==> flow/design.v (excerpt) <==
module top_level(f1,f2,p,in_1,in_2,out,clk,clk2);
input [7:0]in_1, in_2;
input clk;
input clk2;
input [15:0]p;   
input [15:0]f1,f2;  
output [15:0]out;
wire [15:0]a,b;
wire [15:0]r1,r2,r3,r4,r5;
convert inst_1(.float(a), .int8(in_1), .clk(clk));  
convert inst_2(.float(b), .int8(in_2), .clk(clk));
mult inst_3(.B(f1), .C(r1), .A(a), .clk(clk));   
mult inst_4(.B(f2), .C(r2), .A(b), .clk(clk));
main_adder inst_5 (.AA(r1), .BB(r2),.clk(clk), .R_add(r3)); 
mux inst_6(.in1(r4), .in2(p), .sel(clk2), .out(r5));  
main_adder inst_7 (.AA(r3), .BB(r5),.clk(clk), .R_add(r4));  
assign out=r4;
endmodule
clock: 11.0 ns
lec_check: 0
abc_area: 0
cap_margin: 20
cell_pad_in_sites_detail_placement: 2
cell_pad_in_sites_global_placement: 1
core_aspect_ratio: 1.81
core_margin: 9
core_utilization: 53
cts_cluster_diameter: 96
cts_cluster_size: 28
gpl_timing_driven: 0
max_routing_layer: met4
min_routing_layer: met2
place_density_lb_addon: 0.1
slew_margin: 35
tns_end_percent: 10
run.sh (not shown) runs the stock make flow with config.mk's settings and CLKGATE_MAP_FILE=.
The starting point did not get past 3_5_place_dp, error DPL-0033.
Change:
Settings changed: ABC_AREA 0 to default, CELL_PAD_IN_SITES_DETAIL_PLACEMENT 2 to default, CELL_PAD_IN_SITES_GLOBAL_PLACEMENT 1 to default, CORE_ASPECT_RATIO 1.81 to default, CORE_MARGIN 9 to 2, CORE_UTILIZATION 53 to 40, CTS_CLUSTER_DIAMETER 96 to default, CTS_CLUSTER_SIZE 28 to default, GPL_TIMING_DRIVEN 0 to default, MAX_ROUTING_LAYER met4 to default, MIN_ROUTING_LAYER met2 to default, PLACE_DENSITY_LB_ADDON 0.1 to default, SLEW_MARGIN 35 to 20, TNS_END_PERCENT 10 to default.
Clock period 11.0 ns to 13.3 ns, I/O delays scaled along.
Outcome: This time the run went through all stages and came out clean. Die size grows by about a fifth. Synthesized cell count does not change. Area after synthesis stays the same.
Change:
Settings changed: CORE_UTILIZATION 40 to 72, CTS_CLUSTER_SIZE from default to 32, PLACE_DENSITY from default to 0.66, TNS_END_PERCENT from default to 35.
Clock period 13.3 ns to 10.3 ns, I/O delays scaled along.
The new run ran to the end with violations: setup timing.
Global-route usage increases by 20 points.
Setup slack loses 1900 ps.
Clock-buffer cell count decreases by 3.
Design area increases by 2.0%.
Sequential share of layout area decreases by 0.19 points.
Non-clock buffer count increases by 78.
Synthesized cell count does not change.

* * *

Starting RTL as in the previous note.
clock: 7.7 ns
lec_check: 0
abc_area: 1
cap_margin: 20
core_aspect_ratio: 0.88
core_margin: 2
core_utilization: 72
cts_cluster_diameter: 339
cts_cluster_size: 36
max_routing_layer: met5
min_routing_layer: met1
place_density: 0.67
slew_margin: 20
tns_end_percent: 35
The baseline ran to the end with violations: negative setup slack.
Rerun with:
==> flow/config.mk (replaced) <==
export PLATFORM = sky130hd
export DESIGN_NAME = top_level
export DESIGN_NICKNAME = top_level
export VERILOG_FILES = /design/flow/design.v
export SDC_FILE = /design/flow/constraint.sdc
export NUM_CORES = 4
export LEC_CHECK = 0
export ABC_AREA = 1
export CAP_MARGIN = 20
export CORE_ASPECT_RATIO = 1.81
export CORE_MARGIN = 2
export CORE_UTILIZATION = 70
export CTS_CLUSTER_DIAMETER = 96
export MAX_ROUTING_LAYER = met5
export MIN_ROUTING_LAYER = met1
export PLACE_DENSITY = 0.65
export SLEW_MARGIN = 20
==> flow/constraint.sdc (replaced) <==
create_clock -name core_clock -period 11.1 [get_ports {clk}]
set_input_delay 2.2200 -clock core_clock [delete_from_list [all_inputs] [get_ports {clk}]]
set_output_delay 2.2200 -clock core_clock [all_outputs]
set_load 0.01 [all_outputs]
After rerunning: The changed run finished with negative setup slack left. Clock-buffer cell count stays the same. Wire length goes up slightly. Via count goes down by a few percent. Sequential cell count stays the same. Worst setup slack gains 2.0 ns. Cell count goes down by a few percent. Utilization goes down by 6.3 points. Global-route usage goes up by 0.29 points.
Rerun with:
==> flow/config.mk (replaced) <==
export PLATFORM = sky130hd
export DESIGN_NAME = top_level
export DESIGN_NICKNAME = top_level
export VERILOG_FILES = /design/flow/design.v
export SDC_FILE = /design/flow/constraint.sdc
export NUM_CORES = 4
export LEC_CHECK = 0
export ABC_AREA = 1
export CAP_MARGIN = 20
export CORE_MARGIN = 2
export CORE_UTILIZATION = 71
export PLACE_DENSITY = 0.42
export SLEW_MARGIN = 20
==> flow/constraint.sdc (replaced) <==
create_clock -name core_clock -period 18.2 [get_ports {clk}]
set_input_delay 3.6400 -clock core_clock [delete_from_list [all_inputs] [get_ports {clk}]]
set_output_delay 3.6400 -clock core_clock [all_outputs]
set_load 0.01 [all_outputs]
With this change the flow went through all stages and came out clean; sequential share of layout area climbs by 0.74 points; first-iteration DRC count drops by about 40%.
Rerun with:
--- a/flow/config.mk
+++ b/flow/config.mk
@@ -9,5 +9,4 @@
 export CAP_MARGIN = 20
 export CORE_MARGIN = 2
-export CORE_UTILIZATION = 71
-export PLACE_DENSITY = 0.42
+export CORE_UTILIZATION = 70
 export SLEW_MARGIN = 20
=> The new run completed with no timing, DRC or antenna violations. Count of clock-buffer cells in the layout went up by 2. Via count went up slightly. Setup slack is about the same. Core utilization came out lower by 1.4 points.
Rerun with:
--- a/flow/config.mk
+++ b/flow/config.mk
@@ -6,7 +6,6 @@
 export NUM_CORES = 4
 export LEC_CHECK = 0
-export ABC_AREA = 1
 export CAP_MARGIN = 20
 export CORE_MARGIN = 2
-export CORE_UTILIZATION = 70
+export CORE_UTILIZATION = 16
 export SLEW_MARGIN = 20
==> flow/constraint.sdc (replaced) <==
create_clock -name core_clock -period 13.3 [get_ports {clk}]
set_input_delay 2.6600 -clock core_clock [delete_from_list [all_inputs] [get_ports {clk}]]
set_output_delay 2.6600 -clock core_clock [all_outputs]
set_load 0.01 [all_outputs]
=> The new run went through all stages and came out clean; die size increases to 4.5 times its value; critical path depth decreases by 7; wire length increases by a few percent; sequential cell count is unchanged.
